Setup of run a:
==> flow/design.v (excerpt) <==
module MOTOR_TOP#(   
    parameter C_AXI_ID_WIDTH       = 4,         
    parameter C_AXI_ADDR_WIDTH     = 16,        
    parameter C_AXI_DATA_WIDTH     = 64,        
    parameter C_AXI_NBURST_SUPPORT = 1'b0,      
    parameter C_AXI_BURST_TYPE     = 2'b00,     
    parameter WATCH_DOG_WIDTH      = 12,         
    parameter C_ADDR_SUMOFFSET     =   32'h0000_1000,
    parameter C_ADDR_MOTOR2ETH     =   32'h0000_0000,       
    parameter C_ADDR_ETH2MOTOR     =   32'hE000_0000    
)(    
    input                               sys_clk,
    input                               sys_rst,
   	output                            	saxi_wready,  
   	input [C_AXI_ID_WIDTH-1:0]        	saxi_wid,     
   	input [C_AXI_ADDR_WIDTH-1:0]      	saxi_waddr,   
   	input [7:0]                       	saxi_wlen,    
   	input [2:0]                       	saxi_wsize,   
   	input [1:0]                       	saxi_wburst,  
   	input [1:0]                       	saxi_wlock,   
   	input [3:0]                       	saxi_wcache,  
   	input [2:0]                       	saxi_wprot,   
   	input                             	saxi_wvalid,  
   	output                            	saxi_wd_wready,   
   	input [C_AXI_DATA_WIDTH-1:0]      	saxi_wd_wdata,     
   	input [C_AXI_DATA_WIDTH/8-1:0]    	saxi_wd_wstrb,     
   	input                             	saxi_wd_wlast,     
   	input                             	saxi_wd_wvalid,    
   	output  [C_AXI_ID_WIDTH-1:0]      	saxi_wb_bid,      
   	output  [1:0]                     	saxi_wb_bresp,    
   	output                            	saxi_wb_bvalid,   
   	input                             	saxi_wb_bready,   
   	output                            	saxi_rready,      
   	input [C_AXI_ID_WIDTH-1:0]        	saxi_rid,         
   	input [C_AXI_ADDR_WIDTH-1:0]      	saxi_raddr,       
   	input [7:0]                       	saxi_rlen,        
   	input [2:0]                       	saxi_rsize,       
  ...
make LEC_CHECK=0 ABC_AREA=1 CAP_MARGIN=20 CELL_PAD_IN_SITES_DETAIL_PLACEMENT=2 CELL_PAD_IN_SITES_GLOBAL_PLACEMENT=2 CORE_ASPECT_RATIO=1.06 CORE_MARGIN=2 CORE_UTILIZATION=40 CTS_CLUSTER_DIAMETER=293 GPL_ROUTABILITY_DRIVEN=0 MIN_ROUTING_LAYER=met1 PLACE_DENSITY=0.66 SETUP_SLACK_MARGIN=-0.96 SLEW_MARGIN=5 finish   # period 9.95 ns
run.sh (not shown) runs the stock make flow with config.mk's settings and CLKGATE_MAP_FILE=.
Edits applied to the flow inputs when going from run a to run b:
# run a
export LEC_CHECK = 0
export ABC_AREA = 1
export CAP_MARGIN = 20
export CELL_PAD_IN_SITES_DETAIL_PLACEMENT = 2
export CELL_PAD_IN_SITES_GLOBAL_PLACEMENT = 2
export CORE_ASPECT_RATIO = 1.06
export CORE_MARGIN = 2
export CORE_UTILIZATION = 40
export CTS_CLUSTER_DIAMETER = 293
export GPL_ROUTABILITY_DRIVEN = 0
export MIN_ROUTING_LAYER = met1
export PLACE_DENSITY = 0.66
export SETUP_SLACK_MARGIN = -0.96
export SLEW_MARGIN = 5
create_clock -name core_clock -period 9.95 [get_ports {sys_clk}]
# run b
export LEC_CHECK = 0
export CAP_MARGIN = 20
export CORE_MARGIN = 2
export CORE_UTILIZATION = 58
export SLEW_MARGIN = 20
create_clock -name core_clock -period 5.04 [get_ports {sys_clk}]
==> results <==
In summary, run b completed successfully, with a layout that passed the timing, design-rule and antenna checks. Run b against run a: area of the die now smaller, total length of routed wires now smaller, worst-skew pair later-pin latency comparable.

Starting RTL as in the previous note.
Settings: LEC_CHECK=0, CAP_MARGIN=20, CORE_ASPECT_RATIO=1.45, CORE_MARGIN=2, CORE_UTILIZATION=72, CTS_CLUSTER_SIZE=16, GPL_ROUTABILITY_DRIVEN=1, MIN_ROUTING_LAYER=met1, SETUP_SLACK_MARGIN=0.65, SLEW_MARGIN=20; clock period 5.0 ns.
The baseline completed without violations.
Then changed:
CORE_ASPECT_RATIO = default   (was 1.45)
CORE_UTILIZATION = 17   (was 72)
CTS_CLUSTER_SIZE = default   (was 16)
GPL_ROUTABILITY_DRIVEN = default   (was 1)
MIN_ROUTING_LAYER = default   (was met1)
SETUP_SLACK_MARGIN = default   (was 0.65)
clock period = 14.8 ns   (was 5.0 ns; I/O delays follow)
=>
- total power is lower by well over a third
- hold slack loses 8.2 ps
- sequential share of layout area is lower by 1.7 points
- register-to-register slack gets better by 5100 ps
- die area went up to 4.1 times its value
- sequential power drops by well over a third
- combinational power decreases by well over a third
- routed wire length climbs by roughly a tenth
Then changed:
ABC_AREA = 0   (was default)
CORE_UTILIZATION = 72   (was 17)
CTS_CLUSTER_SIZE = 99   (was default)
clock period = 11.5 ns   (was 14.8 ns; I/O delays follow)
Worst hold slack is about the same.
Die area shrinks by 76%.
Combinational power grows by 26%.
Via count grows by 2.6%.
Then changed:
ABC_AREA = default   (was 0)
CORE_UTILIZATION = 23   (was 72)
CTS_CLUSTER_SIZE = default   (was 99)
clock period = 8.67 ns   (was 11.5 ns; I/O delays follow)
Result:
- The new run completed without violations
- wire length went up by about 12%
- cell count goes up by 28%
- clock-buffer cell count stays the same
- die area increases to 3.1 times its value
- worst hold slack is better by 5.9 ps
- flip-flop count stays the same
Then changed:
CORE_UTILIZATION = 40   (was 23)
MIN_ROUTING_LAYER = met2   (was default)
SETUP_SLACK_MARGIN = -0.86   (was default)
clock period = 10.0 ns   (was 8.67 ns; I/O delays follow)
Worst setup slack is better by 390 ps.
Critical path depth does not change.
Via count is higher by 38%.
Routed wire length is lower by 2.9%.
First-iteration DRC count is higher to 2.7 times its value.
Power is lower by 16%.
Worst hold slack is worse by 4.3 ps.
Register-to-register slack is better by 630 ps.
Then changed:
CORE_UTILIZATION = 72   (was 40)
CTS_CLUSTER_SIZE = 99   (was default)
MIN_ROUTING_LAYER = default   (was met2)
SETUP_SLACK_MARGIN = default   (was -0.86)
clock period = 13.4 ns   (was 10.0 ns; I/O delays follow)
Outcome: The new run produced a clean layout; non-clock buffer count came out lower by 1; wire length fell by 8.3%; cell count fell by 9.5%; hold slack hardly moves; final area is lower by 2.0%; setup slack gets better by 1100 ps; utilization rises by 35 points; clock skew rises by 23 ps.

## job 4416
MOTOR_TOP again, from the RTL that the note above started with.
clock: 9.95 ns
lec_check: 0
abc_area: 0
cap_margin: 20
cell_pad_in_sites_detail_placement: 2
cell_pad_in_sites_global_placement: 2
core_aspect_ratio: 1.06
core_margin: 2
core_utilization: 40
cts_cluster_diameter: 293
gpl_routability_driven: 0
min_routing_layer: met1
place_density: 0.36
setup_slack_margin: -0.96
slew_margin: 5
Job 4416 reached the end of the flow, and the finished layout is clean on the timing, design-rule and antenna checks.
Inputs modified between job 4416 and job 4690:
- swapping -0.96 for -0.02 in SETUP_SLACK_MARGIN
- clearing GPL_ROUTABILITY_DRIVEN, which used to be 0
- clearing PLACE_DENSITY, which used to be 0.36
- swapping 5 for 20 in SLEW_MARGIN
- clearing CELL_PAD_IN_SITES_DETAIL_PLACEMENT, which used to be 2
- clearing CELL_PAD_IN_SITES_GLOBAL_PLACEMENT, which used to be 2
- clearing CTS_CLUSTER_DIAMETER, which used to be 293
- clearing MIN_ROUTING_LAYER, which used to be met1
- clearing CORE_ASPECT_RATIO, which used to be 1.06
- clearing ABC_AREA, which used to be 0
- swapping 9.95 for 8.67 in the clock period (ns, I/O delays scaled along)
Notes after the runs:
- The core box area of job 4690 was inferior to that of job 4416.
- Compare job 4690 and job 4416 | placed instance count higher: job 4416
- [job 4690 vs job 4416] worst path setup slack after routing: lower in job 4690
- The part of the power in combinational logic on job 4690 is in line with that on job 4416.
- Re initial antenna violation count: job 4416 was higher than job 4690.
- Area growth from synthesis to layout in job 4690 is 0.86 points lower than in job 4416
- Job 4416 → job 4690: worst-margin pin slew moved down, global-route wire length before repair moved down.
#### Input delta (job 1476 over job 4690)
- removing SETUP_SLACK_MARGIN (formerly -0.02)
- changing CORE_UTILIZATION from 40 to 59
- changing the clock period (ns, I/O delays scaled along) from 8.67 to 11.0
--- outcome ---
In the flow results for job 4690 and job 1476, the global-route usage is larger on job 1476. Job 4690 has higher worst slew margin relative to its limit than job 1476. Against job 4690, job 1476 reports a total power that is lower. Taking job 4690 as the reference, in job 1476 number of global-route vias before repair went down 409, clock power went down 29%, data required time at the worst endpoint went up 1.86 ns. Against job 4690 as the reference, job 1476 delivers a higher floorplan core density. Against job 4690, via count normalized by instance count in job 1476 rose by a little under 10%. Compared with job 4690, job 1476 shows relative area change from synthesis to final layout lower by 2.1 points. Compared to job 4690, job 1476 has register share of the cell area 0.63 points higher. Share of total power in combinational logic up 0.2 points in job 1476 wrt job 4690.
Changes in job 4137 relative to job 1476:
- CORE_UTILIZATION changed from 59 to 40
- the clock period (ns, I/O delays scaled along) changed from 11.0 to 8.67
[summary]
- Higher overall die width goes to job 4137 over job 1476.
- On peak supply drop, job 4137 does better than job 1476.
- Utilization job 1476 -> job 4137: down
- On part of the power in combinational logic, the higher figure sits with job 1476, not job 4137.
- Compare job 4137 and job 1476 | cell area lower: job 1476
Inputs modified between job 4137 and job 1394:
- CORE_UTILIZATION changed from 40 to 54
- the clock period (ns, I/O delays scaled along) changed from 8.67 to 9.95
Findings:
- Going from job 4137 to job 1394, sum of internal, switching and leakage power fell by about 14%; via count stayed essentially flat; hold slack shows a reduction of 0.0059 ns; sequential cell area in the final layout now sits at about the same level; least setup slack across all paths after layout +0.44 ns.
- Job 1394 vs job 4137 on clock buffer count in the final layout: job 1394 is the higher one.
- Cmp job 1394 vs job 4137: area overhead of the layout relative to synthesis lower in job 1394

## run A
Starting RTL as in the previous note.
export LEC_CHECK = 0
export CAP_MARGIN = 5
export CORE_ASPECT_RATIO = 1.45
export CORE_MARGIN = 2
export CORE_UTILIZATION = 72
export CTS_CLUSTER_DIAMETER = 338
export CTS_CLUSTER_SIZE = 16
export GPL_ROUTABILITY_DRIVEN = 1
export HOLD_SLACK_MARGIN = -0.1
export MIN_ROUTING_LAYER = met1
export PLACE_DENSITY_LB_ADDON = 0.0
export SETUP_SLACK_MARGIN = 1.32
export SLEW_MARGIN = 20
create_clock -name core_clock -period 5.0 [get_ports {sys_clk}]
#### Input delta (run B over run A)
Settings: changing CAP_MARGIN from 5 to 20; setting ABC_AREA to 1 for the first time; changing PLACE_DENSITY_LB_ADDON from 0.0 to 0.27; removing HOLD_SLACK_MARGIN (formerly -0.1); changing CTS_CLUSTER_DIAMETER from 338 to 42; changing SETUP_SLACK_MARGIN from 1.32 to 0.65; changing CORE_UTILIZATION from 72 to 70; changing the clock period (ns, I/O delays scaled along) from 5.0 to 4.82.
Results
- Run B: number of cell instances on the worst register-to-register path 4 below run A
- Share of synthesized area spent on multiplexers: run B vs run A down 1.3 points
- Of the two candidates, run A has the worse register-to-register slack and run B the better one.
- NOTE standby leakage power run A->run B increased by more than 10%
- Run B ends up with lower setup slack than run A does.
- Row non-clock buffer count: run B lower / run A higher
- Run B finished every step from synthesis to the final layout, and the layout passed the timing, design-rule and antenna checks.
- Run B vs run A — summed area of non-filler cells in the final layout climbed by a few percent
- Yosys chip area of run B exceeds that of run A by a few percent.
### run B -> run C
Settings: SLEW_MARGIN changed from 20 to 40; GPL_ROUTABILITY_DRIVEN removed (was 1); ABC_AREA removed (was 1); CTS_CLUSTER_SIZE changed from 16 to 14; PLACE_DENSITY_LB_ADDON changed from 0.27 to 0.25; CORE_ASPECT_RATIO removed (was 1.45); CAP_MARGIN changed from 20 to 0; MIN_ROUTING_LAYER removed (was met1); CTS_CLUSTER_DIAMETER changed from 42 to 217; SETUP_SLACK_MARGIN changed from 0.65 to 0.69; HOLD_SLACK_MARGIN newly set to 0.29; CORE_UTILIZATION changed from 70 to 72.
Findings:
No stage failed in run C, and the final checks on the layout all came back clean. Routed via count down 2587 in run C wrt run B. Between run C and run B, setup slack of the most critical reg-to-reg path is lower for run C, run B comes in above that. Going from run B to run C, the global-route usage was found to have gone down by 3.2 points. Against run B, run C comes in about 70% lower on number of ordinary inverters in the final layout. Changes observed in run C relative to run B: per-instance average area after synthesis climbed 18%; number of filler cells placed in the layout decreased by about 15% relative to the old numbers; quantity of I/O buffers inserted on ports flat; flop share of the area rose by 1.9 points.
Power and IR drop assume default switching activity.
